== v52 ==
## eth_rx
module eth_rx (
    input wire i_clk,
    input wire i_reset,
    input wire [31:0] i_xver_rx_data,
    output logic [31:0] m00_axis_tdata,
    output logic [3:0] m00_axis_tkeep,
    output logic m00_axis_tvalid,
    output logic m00_axis_tlast,
    output logic m00_axis_tuser
);
==> flow/config.mk <==
export PLATFORM = sky130hd
export DESIGN_NAME = eth_rx
export DESIGN_NICKNAME = eth_rx
export VERILOG_FILES = /design/flow/design.v
export SDC_FILE = /design/flow/constraint.sdc
export NUM_CORES = 4
export LEC_CHECK = 0
export ABC_AREA = 1
export CAP_MARGIN = 20
export CELL_PAD_IN_SITES_DETAIL_PLACEMENT = 0
export CORE_MARGIN = 2
export CORE_UTILIZATION = 58
export CTS_CLUSTER_SIZE = 100
export GPL_TIMING_DRIVEN = 1
export HOLD_SLACK_MARGIN = 0.25
export PLACE_DENSITY_LB_ADDON = 0.06
export SETUP_SLACK_MARGIN = 1.54
export SLEW_MARGIN = 20
==> flow/constraint.sdc <==
create_clock -name core_clock -period 5.2 [get_ports {i_clk}]
set_input_delay 1.0400 -clock core_clock [delete_from_list [all_inputs] [get_ports {i_clk}]]
set_output_delay 1.0400 -clock core_clock [all_outputs]
set_load 0.01 [all_outputs]
run.sh (not shown) runs the stock make flow with config.mk's settings and CLKGATE_MAP_FILE=.
v52 finished every stage and its layout cleared the timing, design-rule and antenna checks.
### v52 -> v7
==> flow/config.mk <==
export PLATFORM = sky130hd
export DESIGN_NAME = eth_rx
export DESIGN_NICKNAME = eth_rx
export VERILOG_FILES = /design/flow/design.v
export SDC_FILE = /design/flow/constraint.sdc
export NUM_CORES = 4
export LEC_CHECK = 0
export ABC_AREA = 1
export CAP_MARGIN = 0
export CELL_PAD_IN_SITES_DETAIL_PLACEMENT = 0
export CORE_MARGIN = 2
export CORE_UTILIZATION = 65
export CTS_CLUSTER_DIAMETER = 354
export GPL_TIMING_DRIVEN = 1
export HOLD_SLACK_MARGIN = 0.29
export PLACE_DENSITY_LB_ADDON = 0.06
export SLEW_MARGIN = 20
==> flow/constraint.sdc <==
create_clock -name core_clock -period 8.38 [get_ports {i_clk}]
set_input_delay 1.6760 -clock core_clock [delete_from_list [all_inputs] [get_ports {i_clk}]]
set_output_delay 1.6760 -clock core_clock [all_outputs]
set_load 0.01 [all_outputs]
Findings:
- Result: PASS for each of v52 and v7
- For the cell area, v7 came in about 12% lower than v52 did.
- When v7 is measured against v52, its part of the power in registers turns out 0.9 points higher.
- Per the comparison of v7 with v52, detailed route wirelength on metal2 lower; met3 layer wire length in the routed design now smaller; share of power burned in combinational logic has decreased; power share of the clock group up 2.4 points.
- In the metrics for v52 and v7, the one carrying the higher pre-placement core utilization is v7.
- Wire length (v52 / v7): 1.10
- sky130_fd_sc_hd__dfxtp_2 as the critical-path cell with the highest stage delay was reported by v52, and sky130_fd_sc_hd__inv_2 by v7.
## Diff of input files: v9 against v7
==> flow/config.mk <==
export PLATFORM = sky130hd
export DESIGN_NAME = eth_rx
export DESIGN_NICKNAME = eth_rx
export VERILOG_FILES = /design/flow/design.v
export SDC_FILE = /design/flow/constraint.sdc
export NUM_CORES = 4
export LEC_CHECK = 0
export ABC_AREA = 1
export CAP_MARGIN = 10
export CORE_MARGIN = 2
export CORE_UTILIZATION = 70
export CTS_CLUSTER_DIAMETER = 138
export CTS_CLUSTER_SIZE = 53
export SLEW_MARGIN = 20
==> flow/constraint.sdc <==
create_clock -name core_clock -period 3.25 [get_ports {i_clk}]
set_input_delay 0.6500 -clock core_clock [delete_from_list [all_inputs] [get_ports {i_clk}]]
set_output_delay 0.6500 -clock core_clock [all_outputs]
set_load 0.01 [all_outputs]
## What came out
Tool error GRT-0232 stopped v9 during global routing (5_1_grt); no final results. v9 vs. v7: height of the die went down, number of placement rows -about 3.5%. As of v9, chip area had fallen by a little under 10% compared to v7. Comparing v9 and v7, the higher last weighted congestion value of the routability-driven placer was measured on v9. Starting utilization of the core area, v9 and v7: lower on v7. v9 against v7: post-detailed-placement half-perimeter wirelength moved up; clock buffer count from CTS moved down. v9 reports a lower setup slack after placement than v7 does. Against v7, v9 comes in 3.6% lower on floorplan die width.
For v45, these inputs were changed with respect to v9:
==> flow/config.mk <==
export PLATFORM = sky130hd
export DESIGN_NAME = eth_rx
export DESIGN_NICKNAME = eth_rx
export VERILOG_FILES = /design/flow/design.v
export SDC_FILE = /design/flow/constraint.sdc
export NUM_CORES = 4
export LEC_CHECK = 0
export CAP_MARGIN = 20
export CORE_MARGIN = 2
export CORE_UTILIZATION = 33
export SLEW_MARGIN = 20
==> flow/constraint.sdc <==
create_clock -name core_clock -period 8.65 [get_ports {i_clk}]
set_input_delay 1.7300 -clock core_clock [delete_from_list [all_inputs] [get_ports {i_clk}]]
set_output_delay 1.7300 -clock core_clock [all_outputs]
set_load 0.01 [all_outputs]
### Flow results
Post-synthesis average cell area, v45 and v9: larger value in v45. Compared with v9, v45 shows site row count that has gone up by more than a quarter. v45 has completed all stages; timing, DRC and antenna checks passed. In the flow results for v45 and v9, the die width is smaller on v9. [v45 vs v9] yosys stat chip area: higher in v45.
Edits applied to the flow inputs when going from v45 to v18:
diff --git a/flow/config.mk b/flow/config.mk
--- a/flow/config.mk
+++ b/flow/config.mk
@@ -8,4 +8,4 @@
 export CAP_MARGIN = 20
 export CORE_MARGIN = 2
-export CORE_UTILIZATION = 33
+export CORE_UTILIZATION = 40
 export SLEW_MARGIN = 20
==> flow/constraint.sdc <==
create_clock -name core_clock -period 6.29 [get_ports {i_clk}]
set_input_delay 1.2580 -clock core_clock [delete_from_list [all_inputs] [get_ports {i_clk}]]
set_output_delay 1.2580 -clock core_clock [all_outputs]
set_load 0.01 [all_outputs]
Notes after the runs:
Die area delta (v18 − v45): favourable. Comparing v18 and v45, fraction of met1 tracks used by global routing is higher on v18. Switching fraction of total power: v18 and v45 compared, higher one is v45. Of v18 and v45, it is v18 that has the higher effective utilization at floorplan. ~same via count in v18 and v45. Diff v45 -> v18 | placeable core region | decrease of 17%. Diff v18 and v45: final worst slack higher in v45. Area added between synthesis and finish was lower in v45 than in v18. Compared with v45, in v18 number of placement rows moved down, count of non-filler cells in the finished layout went down by 3.4%.
Setup changes, v18 to v5
diff --git a/flow/config.mk b/flow/config.mk
--- a/flow/config.mk
+++ b/flow/config.mk
@@ -8,4 +8,4 @@
 export CAP_MARGIN = 20
 export CORE_MARGIN = 2
-export CORE_UTILIZATION = 40
+export CORE_UTILIZATION = 29
 export SLEW_MARGIN = 20
==> flow/constraint.sdc <==
create_clock -name core_clock -period 9.5 [get_ports {i_clk}]
set_input_delay 1.9000 -clock core_clock [delete_from_list [all_inputs] [get_ports {i_clk}]]
set_output_delay 1.9000 -clock core_clock [all_outputs]
set_load 0.01 [all_outputs]
Number of vias in the routed layout essentially unchanged between v5 and v18. Changes observed in v5 relative to v18: fraction of standard cell area in multi-input logic saw an increase, die outline area saw an increase, sequential cell count saw little to no change, clock latency reported for the late side of the worst-skew pair saw little to no change, clock-pin slew of the registers on the worst-case setup and hold paths saw little to no change. On v5: placeable core region is 38% higher than what v18 gave. v5 vs. v18: setup slack saw an increase; non-clock buffer count has decreased.
Power is estimated from default activity; no workload was simulated.
